Design Datapath, start of the top module:
module Datapath(input clk,
					input reset,
					output [31:0] imem_addr,
					input [31:0] imem_rdata,
					output [31:0] dmem_addr,
					output [31:0] dmem_wdata,
					output dmem_we,
					input [31:0] dmem_rdata,
					output wb_valid,
					output [4:0] wb_rd,
					output [31:0] wb_data);
reg [31:0] WB;
wire PCSelect, RegWEn, ImmSel, BrUn, BEQ, BLT, BSel, ASel, WBSel, MemRW;
wire [3:0] ALUOP;
wire [31:0] longImm, IWord, data1Val, data2Val, result, PCVal, DmemOut;
reg [31:0] alu1, alu2;
reg [12:0] imm;
reg [4:0] rs1, rs2, rd;
assign IWord = imem_rdata;
assign imem_addr = PCVal;
RegFile regs(IWord[19:15], IWord[24:20], IWord[11:7], WB, data1Val, data2Val, clk, reset, 1'b1 , RegWEn);
BCompare compare(data1Val, data2Val, BrUn, BEQ, BLT);
ControlUnit cu(IWord, PCSelect, RegWEn, ImmSel, BrUn, BEQ, BLT, BSel, ASel, ALUOP, WBSel, MemRW);
PC pc(PCSelect, WB, clk, reset, PCVal);
ImmExtend longBoi(imm, longImm);
ALU alu(alu1, alu2, ALUOP, result);
assign dmem_addr = result;
assign dmem_wdata = data2Val;
assign dmem_we = MemRW & ~reset;
assign DmemOut = dmem_rdata;
assign wb_valid = RegWEn & (rd != 5'd0) & ~reset;
assign wb_rd = rd;
assign wb_data = WB;
	always@(*) begin
		if(ASel) begin
			alu1 = PCVal;
		end
		else begin
			alu1 = data1Val;
		end
		if(BSel) begin
			alu2 = longImm;
		end
		else begin
			alu2 = data2Val;
		end
		if(WBSel) begin
			WB = result;
		end
		else begin
			WB = DmemOut;
		end
		if(IWord[6:0] == 7'b1100011)begin  
			imm = {IWord[31], IWord[7], IWord[30:25], IWord[11:8], 1'b0};
		end
		else if(IWord[6:0] == 7'b0100011)begin  
			imm = {IWord[31], IWord[31:25], IWord[11:7]};
		end
  ...
Size: roughly 9100 cells after synthesis.
make LEC_CHECK=0 ABC_AREA=1 CAP_MARGIN=25 CORE_ASPECT_RATIO=0.96 CORE_MARGIN=10 CORE_UTILIZATION=39 CTS_CLUSTER_DIAMETER=316 GPL_ROUTABILITY_DRIVEN=0 GPL_TIMING_DRIVEN=1 HOLD_SLACK_MARGIN=0.07 MAX_ROUTING_LAYER=met4 PLACE_DENSITY_LB_ADDON=0.18 SETUP_SLACK_MARGIN=5.0 SLEW_MARGIN=20 TNS_END_PERCENT=95 finish   # period 24.8 ns
run.sh (not shown) runs the stock make flow with config.mk's settings and CLKGATE_MAP_FILE=.
Edit:
==> flow/config.mk (replaced) <==
export PLATFORM = sky130hd
export DESIGN_NAME = Datapath
export DESIGN_NICKNAME = Datapath
export VERILOG_FILES = /design/flow/design.v
export SDC_FILE = /design/flow/constraint.sdc
export NUM_CORES = 4
export LEC_CHECK = 0
export CAP_MARGIN = 20
export CORE_MARGIN = 2
export CORE_UTILIZATION = 60
export SETUP_SLACK_MARGIN = -0.76
export SLEW_MARGIN = 20
==> flow/constraint.sdc (replaced) <==
create_clock -name core_clock -period 7.65 [get_ports {clk}]
set_input_delay 1.5300 -clock core_clock [delete_from_list [all_inputs] [get_ports {clk}]]
set_output_delay 1.5300 -clock core_clock [all_outputs]
set_load 0.01 [all_outputs]
=> The changed run stopped in global routing, error GRT-0232. Synthesized cell count goes down by 33%. Synthesized area fell by 2.1%. Die size decreases by 41%.
Edit:
--- a/flow/config.mk
+++ b/flow/config.mk
@@ -9,4 +9,4 @@
 export CORE_MARGIN = 2
-export CORE_UTILIZATION = 60
-export SETUP_SLACK_MARGIN = -0.76
+export CORE_UTILIZATION = 40
+export PLACE_DENSITY = 0.6
 export SLEW_MARGIN = 20
==> flow/constraint.sdc (replaced) <==
create_clock -name core_clock -period 14.0 [get_ports {clk}]
set_input_delay 2.8000 -clock core_clock [delete_from_list [all_inputs] [get_ports {clk}]]
set_output_delay 2.8000 -clock core_clock [all_outputs]
set_load 0.01 [all_outputs]
Outcome: With this change the flow finished clean. Die area is higher by about 50%. Area after synthesis is unchanged. Synthesized cell count does not change.

---

== raven ==
Starting RTL as in the previous note.
clock: 12.1 ns
lec_check: 0
abc_area: 1
cap_margin: 20
cell_pad_in_sites_detail_placement: 2
cell_pad_in_sites_global_placement: 2
core_aspect_ratio: 1.04
core_margin: 6
core_utilization: 63
cts_cluster_size: 92
max_routing_layer: met4
min_routing_layer: met2
place_density_lb_addon: 0.09
setup_slack_margin: 1.16
slew_margin: 0
tns_end_percent: 20
For raven, the flow was terminated by a tool error in global placement without I/O and produced no final design.
Here is what was changed in the inputs of willow compared with raven.
- CELL_PAD_IN_SITES_GLOBAL_PLACEMENT removed (was 2)
- CTS_CLUSTER_SIZE removed (was 92)
- SETUP_SLACK_MARGIN removed (was 1.16)
- MIN_ROUTING_LAYER removed (was met2)
- CORE_UTILIZATION changed from 63 to 72
- CELL_PAD_IN_SITES_DETAIL_PLACEMENT removed (was 2)
- PLACE_DENSITY_LB_ADDON removed (was 0.09)
- CORE_MARGIN changed from 6 to 2
- SLEW_MARGIN changed from 0 to 20
- ABC_AREA removed (was 1)
- MAX_ROUTING_LAYER removed (was met4)
- CORE_ASPECT_RATIO removed (was 1.04)
- PLACE_DENSITY newly set to 0.39
- TNS_END_PERCENT removed (was 20)
- the clock period (ns, I/O delays scaled along) changed from 12.1 to 5.91
==> comparison <==
willow failed in global routing with GRT-0116.
Lower distinct cell type count after synthesis goes to raven over willow.
Xor and xnor fraction of the mapped netlist area: raven vs willow, no meaningful difference
Across both runs, number of placement rows was lower for willow than for raven.
For die area, dividing the value from willow by the value from raven gives 0.818.
| Yosys chip area | willow vs raven | about 2.1% lower |
Going from raven to willow, instance count of the mapped netlist shrinks by 33%.
raven ended up with simple AND/OR/NAND/NOR gates as its main logic family after synthesis; willow ended up with multiplexers.
Fraction of the mapped netlist area in simple logic gates: higher on raven
Post-synthesis mux area share delta for willow relative to raven: 19 points higher
[inputs] xenon vs willow
- CORE_UTILIZATION: 72 -> 66
- PLACE_DENSITY: 0.39 -> 0.6
- the clock period (ns, I/O delays scaled along): 5.91 -> 7.24
[summary]
- Flow for xenon halted at global routing, error code GRT-0116.
- The run showing the greater area of the core is xenon.
- Diff willow -> xenon: maximum clock path buffer count shows no meaningful change, chip area from the yosys synthesis statistics level.
- Post-DP HPWL: xenon worse than willow
- willow → xenon: routability congestion estimate from global placement down about 13%, post-CTS repair timing setup buffer count moved down.
- Comparing willow and xenon, the lower die width is on willow.
- Taking willow as the reference, in xenon die height rose by about 4.4%, mean instance size in the synthesized netlist held.
### xenon -> ember
- setting SETUP_SLACK_MARGIN to 2.02 for the first time
- changing CORE_UTILIZATION from 66 to 57
- setting TNS_END_PERCENT to 15 for the first time
- changing the clock period (ns, I/O delays scaled along) from 7.24 to 7.78
Results
- xenon never completed, since it errored out during global routing.
- ember completed end to end; final checks failed (negative setup slack).
- Looking at instance count after placement with tap cells included, ember sits 143 above xenon.
- What ember reported for area inside the core boundary has to be multiplied by 0.863 to get the figure for xenon.
- Compared with xenon, ember shows a higher post-cts resize count.
- xenon fits on a die that is smaller than the die of ember.
- ember falls short of xenon in detailed placement HPWL.
- As far as fraction of registers with async set or reset after synthesis goes, xenon and ember are indistinguishable; the numbers are identical.
- Worst slack at placement: higher on ember
- Row count up 7.7% in ember wrt xenon
- xenon -> ember: number of enable-type register cells in the synthesized netlist delta 0, exact match
- Clock buffer count from CTS delta for ember relative to xenon: about 3% higher

---

The RTL this note starts from:
==> flow/design.v <==
module ALU(in1,
				in2, 
				op, 
				result);
	output reg [31:0] result;
	input [31:0] in1, in2;
	input [3:0] op;  
	always @(*) begin
		case(op)
			4'b0001 : begin  
				result = in1 & in2;
			end
			4'b0010 : begin  
				result = in1 | in2;
			end
			4'b0011 : begin  
				result = in1 ^ in2;
			end
			4'b0100 : begin  
				result = in1 + in2;
			end
			4'b0101 : begin 
				result = in1 - in2;
			end
			4'b0110 : begin  
				result = in1 >> in2[4:0];
			end
			4'b0111 : begin  
				result = in1 << in2[4:0];
			end
			4'b1000 : begin  
				result = $signed(in1) >>> in2[4:0];
			end
			4'b1001 : begin  
				result = in1 <<< in2[4:0];
			end
			4'b1010 : begin  
				result = in1 + in2;
			end
			4'b1011 : begin  
				result = {31'b0, $signed(in1) < $signed(in2)};
			end
			4'b1100 : begin  
				result = {31'b0, in1 < in2};
			end
			default : begin 
				result = 32'b0;
			end
		endcase
	end
endmodule
module BCompare(input [31:0] op1, input [31:0] op2, input BrUn, output reg BEQ, output reg BLT);
	always@(*)begin
		BEQ = 1'b0;
		BLT = 1'b0;
		if(~BrUn)begin 
			if(op1 == op2) begin
				BEQ = 1'b1;
			end
			if($signed(op1) < $signed(op2)) begin
				BLT = 1'b1;
			end
		end
		else begin
			if({1'b0, op1} == {1'b0, op2}) begin
				BEQ = 1'b1;
			end
			if({1'b0,op1} < {1'b0, op2}) begin
				BLT = 1'b1;
			end
		end
	end
endmodule
module ControlUnit(IWord, PCSelect, RegWEn, ImmSel, BrUn, BEQ, BLT, BSel, ASel, ALUOP, WBSel, MemRW);
input [31:0] IWord;
input BEQ, BLT;
output reg PCSelect, RegWEn, ImmSel, BSel, ASel, WBSel, MemRW, BrUn;
output reg [3:0] ALUOP;
always@(*) begin
	PCSelect = 1'b0;
	RegWEn = 1'b0;
	ImmSel = 1'b0;
	BSel = 1'b0;
	ASel = 1'b0;
	MemRW = 1'b0;
	WBSel = 1'b1;
	BrUn = 1'b0;
	ALUOP = 4'h4;
	case(IWord[6:0])
		7'b0110011: begin  
			PCSelect = 1'b0;
			RegWEn = 1'b1;
			ImmSel = 1'b0;
			BSel = 1'b0;
			ASel = 1'b0;
			MemRW = 1'b0;
			WBSel = 1'b1;
			BrUn = 1'b0;
			case(IWord[14:12])
				3'h0 : begin
					case(IWord[30])
						 1'b0 : begin  
							ALUOP = 4'h4;
						 end
						 1'b1 : begin  
							ALUOP = 4'h5;
						end
					endcase
				end
				3'h1 : begin  
					ALUOP = 4'h7;
				end
				3'h2 : begin  
					ALUOP = 4'hb;
				end
				3'h3 : begin  
					ALUOP = 4'hc;
				end
				3'h4 : begin  
					ALUOP = 4'h3;
				end
				3'h5 : begin 
					case(IWord[30]) 
						1'b1: begin  
							ALUOP = 4'h8;
						end
						1'b0:begin  
							ALUOP = 4'h6;
						end
					endcase
				end
				3'h6 : begin  
					ALUOP = 4'h2;
				end
				3'h7 : begin  
					ALUOP = 4'h1;
				end
			endcase
		end
		7'b0010011 : begin  
			PCSelect = 1'b0;
			RegWEn = 1'b1;
			ImmSel = 1'b1;
			BSel = 1'b1;
			ASel = 1'b0;
			MemRW = 1'b0;
			WBSel = 1'b1;
			BrUn = 1'b0;
			case(IWord[14:12])
					3'h0 : begin  
							ALUOP = 4'h4;
					end
					3'h1 : begin  
						ALUOP = 4'h7;
					end
					3'h2 : begin  
						ALUOP = 4'hb;
					end
					3'h3 : begin  
						ALUOP = 4'hc;
					end
					3'h4 : begin  
						ALUOP = 4'h3;
					end
					3'h5 : begin 
						case(IWord[30])
							1'b0 : begin
								ALUOP = 4'h6;
							end
							1'b1 : begin
								ALUOP = 4'h8;
							end
						endcase
					end
					3'h6 : begin  
						ALUOP = 4'h2;
					end
					3'h7 : begin  
						ALUOP = 4'h1;
					end
			endcase
		end
		7'b0000011 : begin  
			PCSelect = 1'b0;
			RegWEn = 1'b1;
			ImmSel = 1'b1;
			BSel = 1'b1;
			ASel = 1'b0;
			ALUOP = 4'h4;
			MemRW = 1'b0;
			WBSel = 1'b0;
			BrUn = 1'b0;
		end
		7'b0100011 : begin  
			PCSelect = 1'b0;
			RegWEn = 1'b0;
			ImmSel = 1'b1;
			BSel = 1'b1;
			ASel = 1'b0;
			ALUOP = 4'h4;
			MemRW = 1'b1;
			WBSel = 1'b1;
		end
		7'b1100011 : begin  
			RegWEn = 1'b0;
			ImmSel = 1'b1;
			case(IWord[14:12]) 
				3'h0 : begin
					BrUn = 1'b0;
					PCSelect = BEQ;
				end
				3'h1 : begin
					BrUn = 1'b0;
					PCSelect = ~BEQ;
				end
				3'h4 : begin
					BrUn = 1'b0;
					PCSelect = BLT;
				end
				3'h5 : begin
					BrUn = 1'b0;
					PCSelect = BEQ | ~BLT;
				end
				3'h6 : begin
					BrUn = 1'b1;
					PCSelect = BLT;
				end
				3'h7 : begin
					BrUn = 1'b1;
					PCSelect = BEQ | ~BLT;
				end
				default:
				;
			endcase
			BSel = 1'b1;
			ASel = 1'b1;
			ALUOP = 4'h4;
			MemRW = 1'b0;
			WBSel = 1'b1;
		end
		default:
		;
	endcase
end
endmodule
module ImmExtend(input [12:0] imm, output reg [31:0] extend);
	always @(*) begin
		extend = {{19{imm[12]}}, imm};
	end
endmodule
module PC(input PCSel, input [31:0] branchVal, input clk, input reset, output reg [31:0] PCVal);
	always @(posedge clk) begin
		if(reset) begin
			PCVal <= 32'b0;
		end
		else if(PCSel) begin
			PCVal <= branchVal;
		end
		else begin
			PCVal <= PCVal + 3'b100;
		end
	end
endmodule
module RegFile(rs1, rs2, rd, din, out1, out2, clk, reset, enable, rw);
reg [31:0] steve [31:0];
integer i;
input [4:0] rd, rs1, rs2;
input clk, reset, enable, rw;
input [31:0] din;
output reg [31:0] out1, out2;
	always @(posedge clk) begin
		if (enable) begin
			if(reset) begin
				for( i = 0; i <= 31; i = i + 1 ) begin 
					steve[i] <= 32'b0;	
				end
			end
			else if(rw && rd != 5'd0) begin
				steve[rd] <= din; 
			end
		end
	end
	always @(*) begin
		out1 = 32'b0;
		out2 = 32'b0;
		if(enable) begin
			out1 = (rs1 == 5'd0) ? 32'b0 : steve[rs1];
			out2 = (rs2 == 5'd0) ? 32'b0 : steve[rs2];
		end
	end
endmodule
module Datapath(input clk,
					input reset,
					output [31:0] imem_addr,
					input [31:0] imem_rdata,
					output [31:0] dmem_addr,
					output [31:0] dmem_wdata,
					output dmem_we,
					input [31:0] dmem_rdata,
					output wb_valid,
					output [4:0] wb_rd,
					output [31:0] wb_data);
reg [31:0] WB;
wire PCSelect, RegWEn, ImmSel, BrUn, BEQ, BLT, BSel, ASel, WBSel, MemRW;
wire [3:0] ALUOP;
wire [31:0] longImm, IWord, data1Val, data2Val, result, PCVal, DmemOut;
reg [31:0] alu1, alu2;
reg [12:0] imm;
reg [4:0] rs1, rs2, rd;
assign IWord = imem_rdata;
assign imem_addr = PCVal;
RegFile regs(IWord[19:15], IWord[24:20], IWord[11:7], WB, data1Val, data2Val, clk, reset, 1'b1 , RegWEn);
BCompare compare(data1Val, data2Val, BrUn, BEQ, BLT);
ControlUnit cu(IWord, PCSelect, RegWEn, ImmSel, BrUn, BEQ, BLT, BSel, ASel, ALUOP, WBSel, MemRW);
PC pc(PCSelect, WB, clk, reset, PCVal);
ImmExtend longBoi(imm, longImm);
ALU alu(alu1, alu2, ALUOP, result);
assign dmem_addr = result;
assign dmem_wdata = data2Val;
assign dmem_we = MemRW & ~reset;
assign DmemOut = dmem_rdata;
assign wb_valid = RegWEn & (rd != 5'd0) & ~reset;
assign wb_rd = rd;
assign wb_data = WB;
	always@(*) begin
		if(ASel) begin
			alu1 = PCVal;
		end
		else begin
			alu1 = data1Val;
		end
		if(BSel) begin
			alu2 = longImm;
		end
		else begin
			alu2 = data2Val;
		end
		if(WBSel) begin
			WB = result;
		end
		else begin
			WB = DmemOut;
		end
		if(IWord[6:0] == 7'b1100011)begin  
			imm = {IWord[31], IWord[7], IWord[30:25], IWord[11:8], 1'b0};
		end
		else if(IWord[6:0] == 7'b0100011)begin  
			imm = {IWord[31], IWord[31:25], IWord[11:7]};
		end
		else begin
			imm = {IWord[31], IWord[31:20]};
		end
		rs1 = IWord[19:15];
		rs2 = IWord[24:20];
		rd = IWord[11:7];
	end
endmodule
export LEC_CHECK = 0
export ABC_AREA = 0
export CAP_MARGIN = 20
export CORE_ASPECT_RATIO = 0.84
export CORE_MARGIN = 2
export CORE_UTILIZATION = 72
export CTS_CLUSTER_DIAMETER = 51
export CTS_CLUSTER_SIZE = 76
export GPL_TIMING_DRIVEN = 1
export HOLD_SLACK_MARGIN = -0.08
export MAX_ROUTING_LAYER = met4
export PLACE_DENSITY = 0.66
export SETUP_SLACK_MARGIN = -0.95
export SLEW_MARGIN = 20
export TNS_END_PERCENT = 35
create_clock -name core_clock -period 6.37 [get_ports {clk}]
The baseline never finished: it broke off in 5_1_grt.
Change:
ABC_AREA = default   (was 0)
CORE_MARGIN = 3   (was 2)
CORE_UTILIZATION = 56   (was 72)
CTS_CLUSTER_SIZE = default   (was 76)
HOLD_SLACK_MARGIN = -0.0   (was -0.08)
PLACE_DENSITY = 0.61   (was 0.66)
SETUP_SLACK_MARGIN = default   (was -0.95)
clock period = 7.7 ns   (was 6.37 ns; I/O delays follow)
Effect:
- The changed run ran to the end with violations: negative setup slack
- synthesized cell count does not change
- die area goes up by 30%
- synthesized area does not change
Change:
CORE_ASPECT_RATIO = default   (was 0.84)
CORE_MARGIN = 2   (was 3)
CORE_UTILIZATION = 60   (was 56)
CTS_CLUSTER_DIAMETER = default   (was 51)
CTS_CLUSTER_SIZE = 57   (was default)
GPL_TIMING_DRIVEN = default   (was 1)
HOLD_SLACK_MARGIN = default   (was -0.0)
MAX_ROUTING_LAYER = default   (was met4)
PLACE_DENSITY = 0.6   (was 0.61)
clock period = 7.65 ns   (was 7.7 ns; I/O delays follow)
Result: The changed run ended with an error in 5_1_grt; die area came out lower by 7.7%; synthesized area stays the same; synthesized cell count stays the same.
Change:
CORE_UTILIZATION = 40   (was 60)
CTS_CLUSTER_SIZE = default   (was 57)
TNS_END_PERCENT = default   (was 35)
clock period = 13.8 ns   (was 7.65 ns; I/O delays follow)
Now the flow ran to the end with no violations.
Area after synthesis stays the same.
Die area climbs by 49%.
Synthesized cell count is unchanged.
Change:
CORE_UTILIZATION = 57   (was 40)
PLACE_DENSITY = default   (was 0.6)
SETUP_SLACK_MARGIN = 2.06   (was default)
clock period = 8.21 ns   (was 13.8 ns; I/O delays follow)
This time the run finished but failed the layout checks on negative setup slack.
Worst setup slack loses 0.73 ns.
Non-clock buffer count goes up by 1257.
Final cell count goes up by a few percent.
Total power rose by well over a third.
Final area increases by about a fifth.
Change:
CORE_UTILIZATION = 65   (was 57)
PLACE_DENSITY = 0.6   (was default)
SETUP_SLACK_MARGIN = default   (was 2.06)
clock period = 13.8 ns   (was 8.21 ns; I/O delays follow)
This time the run died in 5_1_grt (ODB-0269). Synthesized cell count is unchanged. Die size drops by 12%. Area after synthesis is unchanged.
Power and IR drop assume default switching activity.
